==> flow/design.v (excerpt) <==
module scr_search(clk,rst,start,R_fixed,angle1,adder,error,X,Y,done
    );
make LEC_CHECK=0 CAP_MARGIN=20 CORE_MARGIN=2 CORE_UTILIZATION=45 SETUP_SLACK_MARGIN=1.78 SLEW_MARGIN=20 finish   # period 6.3 ns
run.sh (not shown) runs the stock make flow with config.mk's settings and CLKGATE_MAP_FILE=.
The starting point stopped in global routing on GRT-0232.
==> next run, changes <==
--- a/flow/config.mk
+++ b/flow/config.mk
@@ -8,5 +8,5 @@
 export CAP_MARGIN = 20
 export CORE_MARGIN = 2
-export CORE_UTILIZATION = 45
-export SETUP_SLACK_MARGIN = 1.78
+export CORE_UTILIZATION = 25
+export PLACE_DENSITY = 0.45
 export SLEW_MARGIN = 20
==> flow/constraint.sdc (replaced) <==
create_clock -name core_clock -period 12.0 [get_ports {clk}]
set_input_delay 2.4000 -clock core_clock [delete_from_list [all_inputs] [get_ports {clk}]]
set_output_delay 2.4000 -clock core_clock [all_outputs]
set_load 0.01 [all_outputs]
After rerunning:
- The new run produced a clean layout
- synthesized area does not change
- die area rose by 78%
- synthesized cell count is unchanged
==> next run, changes <==
--- a/flow/config.mk
+++ b/flow/config.mk
@@ -8,5 +8,6 @@
 export CAP_MARGIN = 20
 export CORE_MARGIN = 2
-export CORE_UTILIZATION = 25
-export PLACE_DENSITY = 0.45
+export CORE_UTILIZATION = 43
+export PLACE_DENSITY_LB_ADDON = 0.01
+export SETUP_SLACK_MARGIN = 3.5
 export SLEW_MARGIN = 20
What happened: Now the flow died in global routing on GRT-0232; synthesized area does not change; die area goes down by about 40%; synthesized cell count is unchanged.
==> next run, changes <==
--- a/flow/config.mk
+++ b/flow/config.mk
@@ -8,6 +8,4 @@
 export CAP_MARGIN = 20
 export CORE_MARGIN = 2
-export CORE_UTILIZATION = 43
-export PLACE_DENSITY_LB_ADDON = 0.01
-export SETUP_SLACK_MARGIN = 3.5
+export CORE_UTILIZATION = 58
 export SLEW_MARGIN = 20
==> flow/constraint.sdc (replaced) <==
create_clock -name core_clock -period 8.15 [get_ports {clk}]
set_input_delay 1.6300 -clock core_clock [delete_from_list [all_inputs] [get_ports {clk}]]
set_output_delay 1.6300 -clock core_clock [all_outputs]
set_load 0.01 [all_outputs]
The changed run stopped in global routing on GRT-0116.
Die area goes down by 25%.
Synthesized cell count is unchanged.
Synthesized area is unchanged.


scr_search again, from the RTL that the note above started with.
clock: 11.1 ns
lec_check: 0
abc_area: 1
cap_margin: 5
core_aspect_ratio: 0.92
core_margin: 5
core_utilization: 52
cts_cluster_diameter: 351
gpl_routability_driven: 0
gpl_timing_driven: 1
min_routing_layer: met2
place_density: 0.45
slew_margin: 40
tns_end_percent: 15
The first run never finished: it broke off in 5_1_grt.
Edit:
ABC_AREA = unset   (was 1)
CAP_MARGIN = 35   (was 5)
CORE_ASPECT_RATIO = 0.62   (was 0.92)
CORE_MARGIN = 2   (was 5)
CORE_UTILIZATION = 25   (was 52)
CTS_CLUSTER_DIAMETER = 113   (was 351)
GPL_TIMING_DRIVEN = 0   (was 1)
SLEW_MARGIN = 25   (was 40)
The new run aborted during 5_1_grt.
Synthesized cell count goes down by 17%.
Die area goes up by 97%.
Area after synthesis goes up by 4.0%.
Edit:
ABC_AREA = 1   (was unset)
CAP_MARGIN = 20   (was 35)
CORE_ASPECT_RATIO = unset   (was 0.62)
CORE_UTILIZATION = 44   (was 25)
CTS_CLUSTER_DIAMETER = unset   (was 113)
GPL_ROUTABILITY_DRIVEN = unset   (was 0)
GPL_TIMING_DRIVEN = unset   (was 0)
MIN_ROUTING_LAYER = unset   (was met2)
SLEW_MARGIN = 20   (was 25)
TNS_END_PERCENT = unset   (was 15)
clock period = 8.24 ns   (was 11.1 ns; I/O delays follow)
After rerunning: Now the flow finished clean; synthesized area falls by 3.8%; die size is lower by 45%; synthesized cell count goes up by 21%.


Starting RTL as in the previous note.
Design scr_search, start of the top module:
module scr_search(clk,rst,start,R_fixed,angle1,adder,error,X,Y,done
    );
make LEC_CHECK=0 CAP_MARGIN=20 CORE_MARGIN=2 CORE_UTILIZATION=62 CTS_CLUSTER_DIAMETER=398 CTS_CLUSTER_SIZE=98 PLACE_DENSITY=0.35 SLEW_MARGIN=20 finish   # period 5.77 ns
The baseline did not get past clock tree synthesis (4_1_cts), error DPL-0038.
Next try:
--- a/flow/config.mk
+++ b/flow/config.mk
@@ -10 +10 @@
-export CORE_UTILIZATION = 62
+export CORE_UTILIZATION = 60
@@ -13 +13 @@
-export PLACE_DENSITY = 0.35
+export PLACE_DENSITY = 0.45
==> flow/constraint.sdc (replaced) <==
create_clock -name core_clock -period 6.41 [get_ports {clk}]
set_input_delay 1.2820 -clock core_clock [delete_from_list [all_inputs] [get_ports {clk}]]
set_output_delay 1.2820 -clock core_clock [all_outputs]
set_load 0.01 [all_outputs]
Outcome: The new run failed in global routing (5_1_grt), error GRT-0116; die area went up by 3.2%; area after synthesis does not change; synthesized cell count does not change.


## old
scr_search again, from the RTL that the note above started with.
## scr_search
module scr_search(clk,rst,start,R_fixed,angle1,adder,error,X,Y,done
    );
make LEC_CHECK=0 ABC_AREA=1 CAP_MARGIN=20 CELL_PAD_IN_SITES_GLOBAL_PLACEMENT=1 CORE_MARGIN=2 CORE_UTILIZATION=18 CTS_CLUSTER_DIAMETER=282 CTS_CLUSTER_SIZE=98 PLACE_DENSITY_LB_ADDON=0.3 SLEW_MARGIN=20 TNS_END_PERCENT=10 finish   # period 12.0 ns
Looking at the reports, old completed the entire flow and the layout it produced met the timing, DRC and antenna checks.
Changes in new relative to old:
# old
export LEC_CHECK = 0
export ABC_AREA = 1
export CAP_MARGIN = 20
export CELL_PAD_IN_SITES_GLOBAL_PLACEMENT = 1
export CORE_MARGIN = 2
export CORE_UTILIZATION = 18
export CTS_CLUSTER_DIAMETER = 282
export CTS_CLUSTER_SIZE = 98
export PLACE_DENSITY_LB_ADDON = 0.3
export SLEW_MARGIN = 20
export TNS_END_PERCENT = 10
create_clock -name core_clock -period 12.0 [get_ports {clk}]
# new
export LEC_CHECK = 0
export ABC_AREA = 1
export CAP_MARGIN = 20
export CELL_PAD_IN_SITES_GLOBAL_PLACEMENT = 2
export CORE_MARGIN = 2
export CORE_UTILIZATION = 16
export CTS_CLUSTER_DIAMETER = 282
export CTS_CLUSTER_SIZE = 98
export PLACE_DENSITY_LB_ADDON = 0.3
export SETUP_SLACK_MARGIN = 1.68
export SLEW_MARGIN = 20
export TNS_END_PERCENT = 10
create_clock -name core_clock -period 12.0 [get_ports {clk}]
### Flow results
Against old, new comes in about 16% higher on number of fillers in the final layout. Compared with old, new shows a total number of vias that is 0.93% higher. new -> old: number of global-route vias before repair flat. Taking old as the reference, in new worst path required time went down 80 ps, initial detailed-routing violation count went down 36, part of the cycle the worst path needs went up 0.29 points, maximum clock insertion buffer count held. The estimated power of new ends up higher than the estimate for old. Compare old and new | final area lower: old. new leaves less setup margin than old. For flop share of the area, old and new come out practically identical.


Starting RTL as in the previous note.
make LEC_CHECK=0 CAP_MARGIN=20 CELL_PAD_IN_SITES_DETAIL_PLACEMENT=0 CELL_PAD_IN_SITES_GLOBAL_PLACEMENT=0 CORE_ASPECT_RATIO=0.72 CORE_MARGIN=2 CORE_UTILIZATION=70 CTS_CLUSTER_DIAMETER=43 CTS_CLUSTER_SIZE=37 GPL_ROUTABILITY_DRIVEN=1 GPL_TIMING_DRIVEN=0 MAX_ROUTING_LAYER=met5 PLACE_DENSITY_LB_ADDON=0.04 SETUP_SLACK_MARGIN=0.17 SLEW_MARGIN=0 finish   # period 9.86 ns
The first run aborted during global routing (5_1_grt) on GRT-0116.
Change:
- CORE_UTILIZATION: 70 -> 72
- HOLD_SLACK_MARGIN: not set -> -0.09
- MAX_ROUTING_LAYER: met5 -> met4
- SETUP_SLACK_MARGIN: 0.17 -> 1.11
Result: The changed run ended with an error in global routing (5_1_grt) with GRT-0116; synthesized area is unchanged; die size went down by about 2.7%; synthesized cell count stays the same.
Change:
- CELL_PAD_IN_SITES_GLOBAL_PLACEMENT: 0 -> 1
- CORE_UTILIZATION: 72 -> 40
- CTS_CLUSTER_DIAMETER: 43 -> not set
- CTS_CLUSTER_SIZE: 37 -> not set
- GPL_ROUTABILITY_DRIVEN: 1 -> 0
- GPL_TIMING_DRIVEN: 0 -> not set
- HOLD_SLACK_MARGIN: -0.09 -> not set
- MAX_ROUTING_LAYER: met4 -> met5
- SETUP_SLACK_MARGIN: 1.11 -> 0.17
- clock period: 9.86 -> 6.58 ns (I/O delays scaled with it)
The new run never finished: it broke off in global routing (5_1_grt).
Area after synthesis stays the same.
Synthesized cell count stays the same.
Die size climbs by 77%.
Change:
- CELL_PAD_IN_SITES_DETAIL_PLACEMENT: 0 -> not set
- CELL_PAD_IN_SITES_GLOBAL_PLACEMENT: 1 -> not set
- CORE_ASPECT_RATIO: 0.72 -> not set
- CORE_UTILIZATION: 40 -> 10
- GPL_ROUTABILITY_DRIVEN: 0 -> not set
- MAX_ROUTING_LAYER: met5 -> not set
- PLACE_DENSITY: not set -> 0.45
- PLACE_DENSITY_LB_ADDON: 0.04 -> not set
- SETUP_SLACK_MARGIN: 0.17 -> not set
- SLEW_MARGIN: 0 -> 20
- clock period: 6.58 -> 15.7 ns (I/O delays scaled with it)
=>
- Now the flow produced a clean layout
- die area is higher to 3.9 times its value
- synthesized area stays the same
- synthesized cell count stays the same


## lagoon
scr_search again, from the RTL that the note above started with.
==> flow/config.mk <==
export PLATFORM = sky130hd
export DESIGN_NAME = scr_search
export DESIGN_NICKNAME = scr_search
export VERILOG_FILES = /design/flow/design.v
export SDC_FILE = /design/flow/constraint.sdc
export NUM_CORES = 4
export LEC_CHECK = 0
export CAP_MARGIN = 20
export CELL_PAD_IN_SITES_DETAIL_PLACEMENT = 0
export CELL_PAD_IN_SITES_GLOBAL_PLACEMENT = 0
export CORE_ASPECT_RATIO = 0.72
export CORE_MARGIN = 2
export CORE_UTILIZATION = 72
export CTS_CLUSTER_DIAMETER = 43
export CTS_CLUSTER_SIZE = 37
export GPL_ROUTABILITY_DRIVEN = 1
export GPL_TIMING_DRIVEN = 0
export HOLD_SLACK_MARGIN = 0.28
export MAX_ROUTING_LAYER = met4
export PLACE_DENSITY_LB_ADDON = 0.29
export SETUP_SLACK_MARGIN = -0.69
export SLEW_MARGIN = 0
==> flow/constraint.sdc <==
create_clock -name core_clock -period 6.73 [get_ports {clk}]
set_input_delay 1.3460 -clock core_clock [delete_from_list [all_inputs] [get_ports {clk}]]
set_output_delay 1.3460 -clock core_clock [all_outputs]
set_load 0.01 [all_outputs]
lagoon never completed, since it errored out during global routing.
### lagoon -> violet
==> flow/config.mk <==
export PLATFORM = sky130hd
export DESIGN_NAME = scr_search
export DESIGN_NICKNAME = scr_search
export VERILOG_FILES = /design/flow/design.v
export SDC_FILE = /design/flow/constraint.sdc
export NUM_CORES = 4
export LEC_CHECK = 0
export CAP_MARGIN = 20
export CELL_PAD_IN_SITES_DETAIL_PLACEMENT = 0
export CELL_PAD_IN_SITES_GLOBAL_PLACEMENT = 2
export CORE_ASPECT_RATIO = 0.7
export CORE_MARGIN = 2
export CORE_UTILIZATION = 25
export GPL_ROUTABILITY_DRIVEN = 0
export GPL_TIMING_DRIVEN = 0
export MAX_ROUTING_LAYER = met4
export SETUP_SLACK_MARGIN = -0.81
export SLEW_MARGIN = 0
export TNS_END_PERCENT = 25
==> flow/constraint.sdc <==
create_clock -name core_clock -period 14.1 [get_ports {clk}]
set_input_delay 2.8200 -clock core_clock [delete_from_list [all_inputs] [get_ports {clk}]]
set_output_delay 2.8200 -clock core_clock [all_outputs]
set_load 0.01 [all_outputs]
Notes after the runs:
violet: all stages complete, timing, DRC and antenna checks passed. Between lagoon and violet, post-CTS setup buffer count decreased. violet vs. lagoon: xor/xnor cell area share of the yosys netlist stayed essentially flat, HPWL after detailed placement increased 18 mm, setup slack at placement now sits higher, mux contribution to synthesized area shows no meaningful change, area of the placeable core rose by 0.031 mm^2. Summary of violet over lagoon: synthesized-area fraction occupied by ao, oa, aoi and oai cells shows no meaningful change; height of the die shows an increase of 65%. | number of cells upsized or downsized after cts | violet vs lagoon | 336 lower |. violet: total die size 180% above lagoon.
Setup changes, violet to delta
==> flow/config.mk <==
export PLATFORM = sky130hd
export DESIGN_NAME = scr_search
export DESIGN_NICKNAME = scr_search
export VERILOG_FILES = /design/flow/design.v
export SDC_FILE = /design/flow/constraint.sdc
export NUM_CORES = 4
export LEC_CHECK = 0
export CAP_MARGIN = 20
export CORE_MARGIN = 2
export CORE_UTILIZATION = 40
export GPL_TIMING_DRIVEN = 0
export MAX_ROUTING_LAYER = met4
export PLACE_DENSITY = 0.75
export SETUP_SLACK_MARGIN = 1.13
export SLEW_MARGIN = 20
export TNS_END_PERCENT = 45
==> flow/constraint.sdc <==
create_clock -name core_clock -period 12.0 [get_ports {clk}]
set_input_delay 2.4000 -clock core_clock [delete_from_list [all_inputs] [get_ports {clk}]]
set_output_delay 2.4000 -clock core_clock [all_outputs]
set_load 0.01 [all_outputs]
--- outcome ---
- delta vs violet — overall power rose about 20%.
- Diff delta..violet | sequential element share of the synthesized area | unchanged
- delta vs violet: iteration-0 DRC count of the detailed router down by a few percent
- Compared with violet, delta shows a higher largest net degree at the start of global routing.
- Cmp violet and delta / area overhead of the layout relative to synthesis / higher: delta
- From the logs: delta reached the end of the flow and failed the layout checks with capacitance limit, slew limit.
- As far as count of different cell masters after synthesis goes, violet and delta are indistinguishable; the numbers are identical.
- delta ended with less part of the total power dissipated in the clock network than violet.
#### Input delta (fjord over delta)
diff --git a/flow/config.mk b/flow/config.mk
--- a/flow/config.mk
+++ b/flow/config.mk
@@ -10,5 +10 @@
-export CORE_UTILIZATION = 40
-export GPL_TIMING_DRIVEN = 0
-export MAX_ROUTING_LAYER = met4
-export PLACE_DENSITY = 0.75
-export SETUP_SLACK_MARGIN = 1.13
+export CORE_UTILIZATION = 58
@@ -16 +11,0 @@
-export TNS_END_PERCENT = 45
==> flow/constraint.sdc <==
create_clock -name core_clock -period 8.11 [get_ports {clk}]
set_input_delay 1.6220 -clock core_clock [delete_from_list [all_inputs] [get_ports {clk}]]
set_output_delay 1.6220 -clock core_clock [all_outputs]
set_load 0.01 [all_outputs]
Results
- Looking at final RePlAce weighted congestion, fjord sits 15% above delta.
- Cell resize tally after clock tree synthesis: fjord > delta
- In the metrics for delta and fjord, the one carrying the higher number of setup buffers added after CTS is fjord.
- Looking at die size, fjord sits 30% below delta.
- Relative to delta, the standard-cell row count measured on fjord has decreased by more than 10%.
- Re count of different cell masters after synthesis: no difference whatsoever between fjord and delta.
- fjord against delta: worst slack at placement now sits lower; share of the core filled by cells before placement now sits higher; die extent in y now sits lower; synthesized-area fraction occupied by xor and xnor cells now sits at about the same level.
- Flow for fjord halted at global routing, error code GRT-0116.
Power is estimated from default activity; no workload was simulated.
